## run A
// fpmultiplier
module fpmultiplier (output logic [31:0] product, output logic ready,
		input logic [31:0] a, input logic clock, nreset);
Size: roughly 0.025 mm^2 of cells after synthesis.
clock: 6.26 ns
lec_check: 0
cap_margin: 20
core_margin: 2
core_utilization: 66
cts_cluster_diameter: 31
hold_slack_margin: -0.09
place_density: 0.6
setup_slack_margin: 0.83
slew_margin: 20
tns_end_percent: 5
run.sh (not shown) runs the stock make flow with config.mk's settings and CLKGATE_MAP_FILE=.
| run A | all stages done | FAIL | setup timing |
The inputs of run B differ from those of run A as listed below.
- CTS_CLUSTER_DIAMETER removed (was 31)
- SETUP_SLACK_MARGIN removed (was 0.83)
- HOLD_SLACK_MARGIN removed (was -0.09)
- CORE_UTILIZATION changed from 66 to 58
- the clock period (ns, I/O delays scaled along) changed from 6.26 to 5.93
==> comparison <==
From the logs: run B reached the end of the flow and failed the layout checks with setup timing.
Changes observed in run B relative to run A: met3 track demand over resource in global routing fell 2.8 points; area of the placeable core now larger; reported combinational group power now larger.
Relative to run B, the following input files were edited for run C:
- TNS_END_PERCENT no longer set, was 5
- CORE_UTILIZATION now 72, was 58
- ABC_AREA now 1, previously not set
- the clock period (ns, I/O delays scaled along) now 7.86, was 5.93
### Flow results
In run B the implementation completed, yet the final layout does not meet the checks, the culprit being setup timing. Looking at the reports, run C completed the entire flow and the layout it produced met the timing, DRC and antenna checks. Run C ended up with a higher utilization than run B did. Of run B and run C, the run reporting the lower area of all placed cells without fillers was run C. Between run C and run B, it is run C whose full die area is lower, by about 15%. The number of buffer and inverter instances along the worst setup path number comes out lower for run C vs run B. Per the comparison of run C with run B, synthesis-to-layout area growth shrank by 12 points, share of cell area taken by multi-input logic gates grew by 1.6 points. Going from run B to run C, clock period minus final worst setup slack moved up, worst path setup slack after routing rose by 1.36 ns, TritonCTS sink count saw little to no change.
Input changes introduced in run D (baseline for comparison: run C):
- removing ABC_AREA (formerly 1)
- changing PLACE_DENSITY from 0.6 to 0.64
- changing the clock period (ns, I/O delays scaled along) from 7.86 to 7.22
[summary]
- Run D closes out successfully: all stages finished, all timing, DRC and antenna checks passed.
- Clock buffer count | run D below run C
- Critical path endpoint: manti_48bit[40] -> run D, manti_48bit[41] -> run C
- Run D has power consumption above what run C had.
- Sort run D and run C by number of stages on the worst setup path asc -> top: run C
For run E, these inputs were changed with respect to run D:
- CORE_UTILIZATION: 72 -> 29
- PLACE_DENSITY: 0.64 -> 0.6
- the clock period (ns, I/O delays scaled along): 7.22 -> 8.27
Notes after the runs:
Per the comparison of run E with run D, via count of the first global-routing pass dropped 7.0%, global routing usage on met3 down 3.0 points, initial antenna violation count down 1.
Run D has a lower worst endpoint required time than run E.
As of run E, top achievable clock speed had fallen by a little under 10% compared to run D.
Of run E and run D, it is run E that has the lower share of the clock period used by the worst path.
Compared with run D, sum of internal, switching and leakage power in run E decreased by a little under 10%.
Run E vs run D: vias after detailed routing down by a few percent
On number of buffers and inverters on the critical path: run E sits above run D.


Setup of JK:
fpmultiplier again, from the RTL that the note above started with.
clock: 6.56 ns
lec_check: 0
cap_margin: 20
core_aspect_ratio: 0.5
core_margin: 2
core_utilization: 72
cts_cluster_diameter: 373
cts_cluster_size: 97
place_density: 0.38
slew_margin: 20
tns_end_percent: 40
Completing all stages was not enough for JK: its layout failed the final checks because of setup timing.
Here is what was changed in the inputs of MS compared with JK.
# JK
export LEC_CHECK = 0
export CAP_MARGIN = 20
export CORE_ASPECT_RATIO = 0.5
export CORE_MARGIN = 2
export CORE_UTILIZATION = 72
export CTS_CLUSTER_DIAMETER = 373
export CTS_CLUSTER_SIZE = 97
export PLACE_DENSITY = 0.38
export SLEW_MARGIN = 20
export TNS_END_PERCENT = 40
create_clock -name core_clock -period 6.56 [get_ports {clock}]
# MS
export LEC_CHECK = 0
export ABC_AREA = 1
export CAP_MARGIN = 20
export CORE_MARGIN = 2
export CORE_UTILIZATION = 72
export PLACE_DENSITY_LB_ADDON = 0.18
export SLEW_MARGIN = 20
create_clock -name core_clock -period 5.96 [get_ports {clock}]
--- outcome ---
- Stage in which a tool error killed MS: global routing.
- JK: complete, dirty (setup timing)
- Relative to JK, the synthesized cell count measured on MS has increased by more than a quarter.
- For the die boundary height, MS came in 59 µm higher than JK did.
- Diff JK -> MS | synthesized area | up by a few percent
- JK -> MS: placeable core region increased by a few percent
- Number of resized instances in the post-cts repair step up about 150% in MS wrt JK
- When MS is set beside JK, its sequential element share of the synthesized area turns out to be 0.74 points smaller.
- MS: area share of and/or/nand/nor cells after synthesis higher than JK
- The setup fix buffers added after clock tree synthesis of MS exceeds that of JK by about 10%.
## Diff of input files: AL against MS
# MS
export LEC_CHECK = 0
export ABC_AREA = 1
export CAP_MARGIN = 20
export CORE_MARGIN = 2
export CORE_UTILIZATION = 72
export PLACE_DENSITY_LB_ADDON = 0.18
export SLEW_MARGIN = 20
create_clock -name core_clock -period 5.96 [get_ports {clock}]
# AL
export LEC_CHECK = 0
export CAP_MARGIN = 20
export CORE_MARGIN = 2
export CORE_UTILIZATION = 72
export CTS_CLUSTER_SIZE = 97
export PLACE_DENSITY = 0.38
export SLEW_MARGIN = 20
export TNS_END_PERCENT = 40
create_clock -name core_clock -period 6.56 [get_ports {clock}]
==> results <==
- Although it ran to completion, AL produced a layout that fails the final checks because of setup timing.
- Taking AL over MS, the number of distinct library cells after synthesis ratio works out to 1.7.
- NOTE final estimated routing congestion in global placement MS->AL decreased by a few percent
- On sequential-to-total area share from yosys stat: between AL and MS, it ends up lower for MS.
- Changes observed in AL relative to MS: width of the die down 2.4%; placed standard-cell area down 1300 µm²; post-CTS setup repair buffer count down 42%; number of instances in the synthesized netlist down 695; mux share of post-synthesis cell area up 1.8 points.
- Area reported by Yosys stat: AL vs MS down about 5%
- What MS reported for mean instance size in the synthesized netlist has to be multiplied by 1.2 to get the figure for AL.
- Post-placement setup slack was lower in the run labelled MS.
Setup changes, AL to TR
# AL
export LEC_CHECK = 0
export CAP_MARGIN = 20
export CORE_MARGIN = 2
export CORE_UTILIZATION = 72
export CTS_CLUSTER_SIZE = 97
export PLACE_DENSITY = 0.38
export SLEW_MARGIN = 20
export TNS_END_PERCENT = 40
create_clock -name core_clock -period 6.56 [get_ports {clock}]
# TR
export LEC_CHECK = 0
export ABC_AREA = 1
export CAP_MARGIN = 20
export CORE_MARGIN = 2
export CORE_UTILIZATION = 72
export CTS_CLUSTER_DIAMETER = 375
export CTS_CLUSTER_SIZE = 97
export PLACE_DENSITY = 0.38
export SLEW_MARGIN = 20
export TNS_END_PERCENT = 40
create_clock -name core_clock -period 6.56 [get_ports {clock}]
[summary]
- TR: flow complete, layout not clean; failing: setup timing
- Layout checks on AL: not met. Flow itself completed; violations: setup timing.
- Diff AL..TR | flip-flop count | unchanged
- Of TR and AL, the higher simple-gate share of the synthesized area belongs to TR.
- Routed wire length | TR above AL
- The global routing met1 resource utilization in TR sits 2.5 points above the value recorded for AL.
- Re number of I/O port buffers: no difference whatsoever between AL and TR.
- Higher critical path depth goes to TR over AL.
- AL has lower share of power burned in the clock network than TR.
- NOTE: synthesized cell count in TR exceeds that of AL
- [compare] base=AL new=TR: sequential share of power -0.9 points; power drawn by the combinational cells picked up an extra about 3%; synthesis-to-layout area growth saw a decrease.
--- input diff TR..PW ---
# TR
export LEC_CHECK = 0
export ABC_AREA = 1
export CAP_MARGIN = 20
export CORE_MARGIN = 2
export CORE_UTILIZATION = 72
export CTS_CLUSTER_DIAMETER = 375
export CTS_CLUSTER_SIZE = 97
export PLACE_DENSITY = 0.38
export SLEW_MARGIN = 20
export TNS_END_PERCENT = 40
create_clock -name core_clock -period 6.56 [get_ports {clock}]
# PW
export LEC_CHECK = 0
export ABC_AREA = 1
export CAP_MARGIN = 20
export CORE_MARGIN = 2
export CORE_UTILIZATION = 72
export CTS_CLUSTER_SIZE = 11
export PLACE_DENSITY = 0.6
export SETUP_SLACK_MARGIN = 0.72
export SLEW_MARGIN = 20
create_clock -name core_clock -period 3.59 [get_ports {clock}]
Results
Flow for PW halted at global routing, error code GRT-0232.
PW -> TR: post-synthesis cell area delta 0, exact match
TR -> PW: clock tree buffer depth delta 0, exact match
Number of instances resized during post-cts repair delta for PW relative to TR: about 600% higher
[PW vs TR] post-placement setup slack: lower in PW
Cmp PW and TR / half-perimeter wire length of the detailed placement result / higher: PW
From TR to PW the numbers moved as follows: routability congestion estimate went up by about 1.6%, post-placement cell area went up by about 3.6%.
Delta (PW minus TR): starting utilization of the core area roughly the same, number of buffers inserted to repair setup after CTS higher.
Compared PW against TR; adder-cell area share of the yosys netlist within noise.
In the metrics for PW and TR, the one carrying the lower number of instances in the placed design is TR.
Power figures rest on the tool's default switching activity, not on a simulated workload.
